== nickel ==
==> flow/design.v <==
module FAdd(
    input rst,
    input clk,
    input  [31:0]               a,
    input  [31:0]               b,
    output reg [31:0]           c,
    output reg [2:0]           state
);
    parameter NAN = 32'b01111111100000000000000000000001;  
    parameter ZERO = 32'b0;  
    wire a_s = a[31];
    wire b_s = b[31];
    wire [7:0] a_e = a[30:23];
    wire [7:0] b_e = b[30:23];
    wire [22:0] a_m = a[22:0];
    wire [22:0] b_m = b[22:0];
    wire a_e_max = a_e == 8'b11111111;
    wire b_e_max = b_e == 8'b11111111;
    wire a_e_min = a_e == 8'b0;
    wire b_e_min = b_e == 8'b0;
    wire a_m_min = a_m == 23'b0;
    wire b_m_min = b_m == 23'b0;
    wire a_inf = a_e_max & a_m_min;
    wire b_inf = b_e_max & b_m_min;
    wire a_nan = a_e_max & ~a_m_min;
    wire b_nan = b_e_max & ~b_m_min;
    wire a_zero = a_e_min & a_m_min;
    wire b_zero = b_e_min & b_m_min;
    wire a_denorm = a_e_min & ~a_m_min;
    wire b_denorm = b_e_min & ~b_m_min;
    wire inverse = (a_s ^ b_s) & (a_e == b_e) & (a_m == b_m);
    wire special_case = a_nan | b_nan | a_inf | b_inf | a_zero | b_zero | inverse;
    wire [31:0] special_output = (a_nan | b_nan) ? NAN :
    a_inf ? ((b_inf & (a_s ^ b_s)) ? NAN : a) :
    b_inf ? b :
    a_zero ? ((b_zero & (a_s ^ b_s) ? ZERO : b)) :
    b_zero ? a :
    inverse ? ZERO : 32'hffffffff;
    reg a_sign;
    reg b_sign;
    reg [26:0] a_add;
    reg [26:0] b_add;
    reg [7:0] a_exp;
    reg [7:0] b_exp;
    parameter READ = 3'd0,
    ALIGN = 3'd1,
    ADD = 3'd2,
    NORM = 3'd3,
    DENORM = 3'd4,
    ROUND = 3'd5,
    PACK = 3'd6,
    OUTPUT = 3'd7;
    reg c_sign;
    reg[27:0] c_add;
    reg[7:0] c_exp;
always @(posedge clk) begin
if (!rst) begin
    state <= READ;
end
else begin
case (state)
READ: begin
    a_sign <= a_s;
    b_sign <= b_s;
    a_add <= {~a_denorm, a_m, 3'b0};
    b_add <= {~b_denorm, b_m, 3'b0};
    a_exp <= a_denorm ? 8'b1 : a_e;
    b_exp <= b_denorm ? 8'b1 : b_e;
    c <= special_output;
    state <= special_case ? OUTPUT : ALIGN;
end
ALIGN: begin
    if (a_exp > b_exp) begin
        b_exp <= b_exp + 1;
        b_add <= b_add >> 1;
        b_add[0] <= b_add[0] | b_add[1];  
    end else if (a_exp < b_exp) begin
        a_exp <= a_exp + 1;
        a_add <= a_add >> 1;
        a_add[0] <= a_add[0] | a_add[1];
    end else begin
        state <= ADD;
    end
end
ADD: begin
    c_exp <= a_exp;
    if (a_sign == b_sign) begin
        c_add <= a_add + b_add;
        c_sign <= a_sign;
    end else if (a_add > b_add) begin
        c_add <= a_add - b_add;
        c_sign <= a_sign;
    end else begin
        c_add <= b_add - a_add;
        c_sign <= b_sign;
    end
    state <= NORM;
end
NORM: begin
    if (c_add[27]) begin  
        c_exp <= c_exp + 1;
        c_add <= c_add >> 1;
        c_add[0] <= c_add[0] | c_add[1];
    end else if (~c_add[26] & c_exp != 8'b0) begin  
        c_exp <= c_exp - 1;
        c_add <= c_add << 1;
    end else begin
        state <= DENORM;
    end
end
DENORM: begin
    if (c_exp == 8'b0) begin  
        c_exp <= c_exp + 1;
        c_add <= c_add >> 1;
        c_add[0] <= c_add[0] | c_add[1];
    end
    state <= ROUND;
end
ROUND: begin
    if (c_add[2] & (c_add[1] | c_add[0] | c_add[3])) begin
        c_add <= c_add + 4'b1000;
    end
    state <= PACK;
end
PACK: begin
    c[31] <= c_sign;
    c[22:0] <= c_add[25:3];
    if (c_exp == 8'b11111111) begin  
        c[30:0] <= {8'b11111111, 23'b0};
    end else if (c_add[27]) begin  
        c[30:23] <= c_exp + 1;
    end else if (~c_add[26]) begin  
        c[30:23] <= c_exp - 1;
    end else begin
        c[30:23] <= c_exp;
    end
    state <= OUTPUT;
end
OUTPUT: begin
end
endcase
end
end
endmodule
clock: 3.06 ns
lec_check: 0
abc_area: 1
cap_margin: 0
core_margin: 2
core_utilization: 72
cts_cluster_diameter: 350
cts_cluster_size: 96
place_density: 0.37
setup_slack_margin: 0.46
slew_margin: 20
run.sh (not shown) runs the stock make flow with config.mk's settings and CLKGATE_MAP_FILE=.
nickel never completed; the flow aborted with a tool error in global routing.
Relative to nickel, the following input files were edited for onyx:
- CTS_CLUSTER_DIAMETER removed (was 350)
- CORE_UTILIZATION changed from 72 to 71
- CTS_CLUSTER_SIZE removed (was 96)
- PLACE_DENSITY removed (was 0.37)
- CAP_MARGIN changed from 0 to 20
- SETUP_SLACK_MARGIN removed (was 0.46)
- the clock period (ns, I/O delays scaled along) changed from 3.06 to 2.18
Placed instance count (higher): onyx. On area of the chip, nickel beats onyx. Summary of the comparison: core utilization at floorplan is lower in onyx, relative to nickel. Reported for onyx and nickel, top-level port count turned out identical to the last digit. FAIL for each of onyx and nickel. nickel: GRT-0232 in global routing -> run aborted. onyx: it failed during clock tree synthesis, and the tool reported DPL-0038. Any difference in instance tally after logic synthesis between nickel and onyx is small enough to ignore. | worst setup slack before clock tree synthesis | onyx vs nickel | 800 ps lower |. In onyx, post-detailed-placement cell area is higher than in nickel. Comparing onyx with nickel, the simple-gate share of the synthesized area came out essentially unchanged. In the tables for onyx and nickel, y dimension of the die reads lower with nickel. Against nickel, detailed placer's ending HPWL in onyx came out worse.
The inputs of juniper differ from those of onyx as listed below.
- clearing ABC_AREA, which used to be 1
- swapping 71 for 38 in CORE_UTILIZATION
- swapping 2.18 for 5.36 in the clock period (ns, I/O delays scaled along)
[summary]
Per the final summary, juniper finished and its layout is clean on timing, DRC and antenna. onyx got as far as clock tree synthesis, where a tool error ended the run. Chip area from the yosys synthesis statistics of juniper falls short of that of onyx by more than 10%. Higher simple logic cell fraction of the synthesized area was reported by onyx, not juniper. Compared with onyx, in juniper area after synthesis went down, placed cell area moved down, post-placement cell count went down 38%, global placement routability congestion fell 14%.
## Diff of input files: tundra against juniper
- CTS_CLUSTER_SIZE now 100, previously not set
- CTS_CLUSTER_DIAMETER now 377, previously not set
- CORE_UTILIZATION now 72, was 38
- the clock period (ns, I/O delays scaled along) now 7.16, was 5.36
Notes after the runs:
- Lower proportion of cell area occupied by multi-input gates was reported by juniper, not tundra.
- tundra vs juniper, uppermost signal routing layer after detailed routing: met5 vs met4
- Changes observed in tundra relative to juniper: initial antenna violation count rose by 1, maximum frequency fell by about 18%.

========
run 1:
// FAdd: RTL as listed in full above, without the edits since
make LEC_CHECK=0 CAP_MARGIN=20 CORE_ASPECT_RATIO=1.03 CORE_MARGIN=3 CORE_UTILIZATION=72 CTS_CLUSTER_DIAMETER=29 GPL_ROUTABILITY_DRIVEN=1 MIN_ROUTING_LAYER=met1 SETUP_SLACK_MARGIN=0.01 SLEW_MARGIN=20 TNS_END_PERCENT=100 finish   # period 3.67 ns
Although run 1 finished all stages, its layout failed final checks on negative setup slack.
> inputs changed (run 1 -> run 2)
--- a/flow/config.mk
+++ b/flow/config.mk
@@ -9,9 +9,9 @@
 export CORE_ASPECT_RATIO = 1.03
 export CORE_MARGIN = 3
-export CORE_UTILIZATION = 72
-export CTS_CLUSTER_DIAMETER = 29
+export CORE_UTILIZATION = 65
+export CTS_CLUSTER_DIAMETER = 28
 export GPL_ROUTABILITY_DRIVEN = 1
 export MIN_ROUTING_LAYER = met1
-export SETUP_SLACK_MARGIN = 0.01
+export SETUP_SLACK_MARGIN = 0.19
 export SLEW_MARGIN = 20
-export TNS_END_PERCENT = 100
+export TNS_END_PERCENT = 5
## What came out
Not one of run 1 and run 2 finished clean. Of the two candidates, run 1 has the better post-route total power and run 2 the worse one. On non-clock buffer share of cell area, the higher figure sits with run 2, not run 1. Delta(setup TNS, run 2 - run 1) > 0. Run 2 vs. run 1: count of clock-buffer cells in the layout went down by 2. Count of buffering cells on the critical path with inverters included in run 2 is 2 higher than in run 1.
#### Input delta (run 3 over run 2)
--- a/flow/config.mk
+++ b/flow/config.mk
@@ -9,9 +9,10 @@
 export CORE_ASPECT_RATIO = 1.03
 export CORE_MARGIN = 3
-export CORE_UTILIZATION = 65
-export CTS_CLUSTER_DIAMETER = 28
+export CORE_UTILIZATION = 40
+export CTS_CLUSTER_DIAMETER = 371
+export CTS_CLUSTER_SIZE = 98
 export GPL_ROUTABILITY_DRIVEN = 1
 export MIN_ROUTING_LAYER = met1
-export SETUP_SLACK_MARGIN = 0.19
+export PLACE_DENSITY_LB_ADDON = 0.27
+export SETUP_SLACK_MARGIN = -0.32
 export SLEW_MARGIN = 20
-export TNS_END_PERCENT = 5
==> flow/constraint.sdc <==
create_clock -name core_clock -period 3.3 [get_ports {clk}]
set_input_delay 0.6600 -clock core_clock [delete_from_list [all_inputs] [get_ports {clk}]]
set_output_delay 0.6600 -clock core_clock [all_outputs]
set_load 0.01 [all_outputs]
==> comparison <==
Run 3: all stages done; final checks FAILED (negative setup slack).
~same post-CTS clock slew at the launch and capture registers of the worst setup and hold paths in run 3 and run 2
The total die size reported for run 3 is greater than that of run 2 by 60%.
Looking at uppermost signal routing layer after detailed routing, the met5 result is from run 2; the met4 one comes from run 3.
Compared with run 2, in run 3 highest achievable clock rate +6.6%, total global-route track usage -15 points, number of global-route vias before repair shrank by about 3.5%.
## Diff of input files: run 4 against run 3
==> flow/config.mk <==
export PLATFORM = sky130hd
export DESIGN_NAME = FAdd
export DESIGN_NICKNAME = FAdd
export VERILOG_FILES = /design/flow/design.v
export SDC_FILE = /design/flow/constraint.sdc
export NUM_CORES = 4
export LEC_CHECK = 0
export ABC_AREA = 1
export CAP_MARGIN = 40
export CELL_PAD_IN_SITES_DETAIL_PLACEMENT = 2
export CORE_ASPECT_RATIO = 0.67
export CORE_MARGIN = 9
export CORE_UTILIZATION = 40
export CTS_CLUSTER_DIAMETER = 181
export GPL_ROUTABILITY_DRIVEN = 0
export GPL_TIMING_DRIVEN = 0
export HOLD_SLACK_MARGIN = 0.04
export MIN_ROUTING_LAYER = met1
export PLACE_DENSITY_LB_ADDON = 0.27
export SETUP_SLACK_MARGIN = 0.67
export SLEW_MARGIN = 20
Findings:
For summed standard-cell area reported by yosys, dividing the value from run 3 by the value from run 4 gives 0.834. FAIL run 4 @ 3_5_place_dp: tool exited with error. Share of synthesized cell area in and, or, nand and nor gates (lower): run 3. Run 4 vs run 3 on synthesized cell count: run 4 is the higher one.
Edits applied to the flow inputs when going from run 4 to run 5:
==> flow/config.mk <==
export PLATFORM = sky130hd
export DESIGN_NAME = FAdd
export DESIGN_NICKNAME = FAdd
export VERILOG_FILES = /design/flow/design.v
export SDC_FILE = /design/flow/constraint.sdc
export NUM_CORES = 4
export LEC_CHECK = 0
export CAP_MARGIN = 20
export CORE_ASPECT_RATIO = 1.03
export CORE_MARGIN = 3
export CORE_UTILIZATION = 58
export CTS_CLUSTER_DIAMETER = 28
export GPL_ROUTABILITY_DRIVEN = 1
export MIN_ROUTING_LAYER = met1
export SETUP_SLACK_MARGIN = 0.19
export SLEW_MARGIN = 20
### Flow results
Run 4 did not make it past 3_5_place_dp, where a tool error ended it.
[run 5] flow finished | final checks: failed | reasons: negative setup slack
Run 5 ends up with a die extent in x that is about 40% lower than in run 4.
Run 5 against run 4: placeable core region saw a decrease, total cell area reported by yosys after synthesis saw a decrease, count of standard-cell rows saw a decrease.
From run 4 to run 5 the numbers moved as follows: xor and xnor area share after synthesis picked up an extra 2.5 points, area of the die lost 0.022 sq mm.
No activity file was given, so power comes from the tool's default toggle rates.
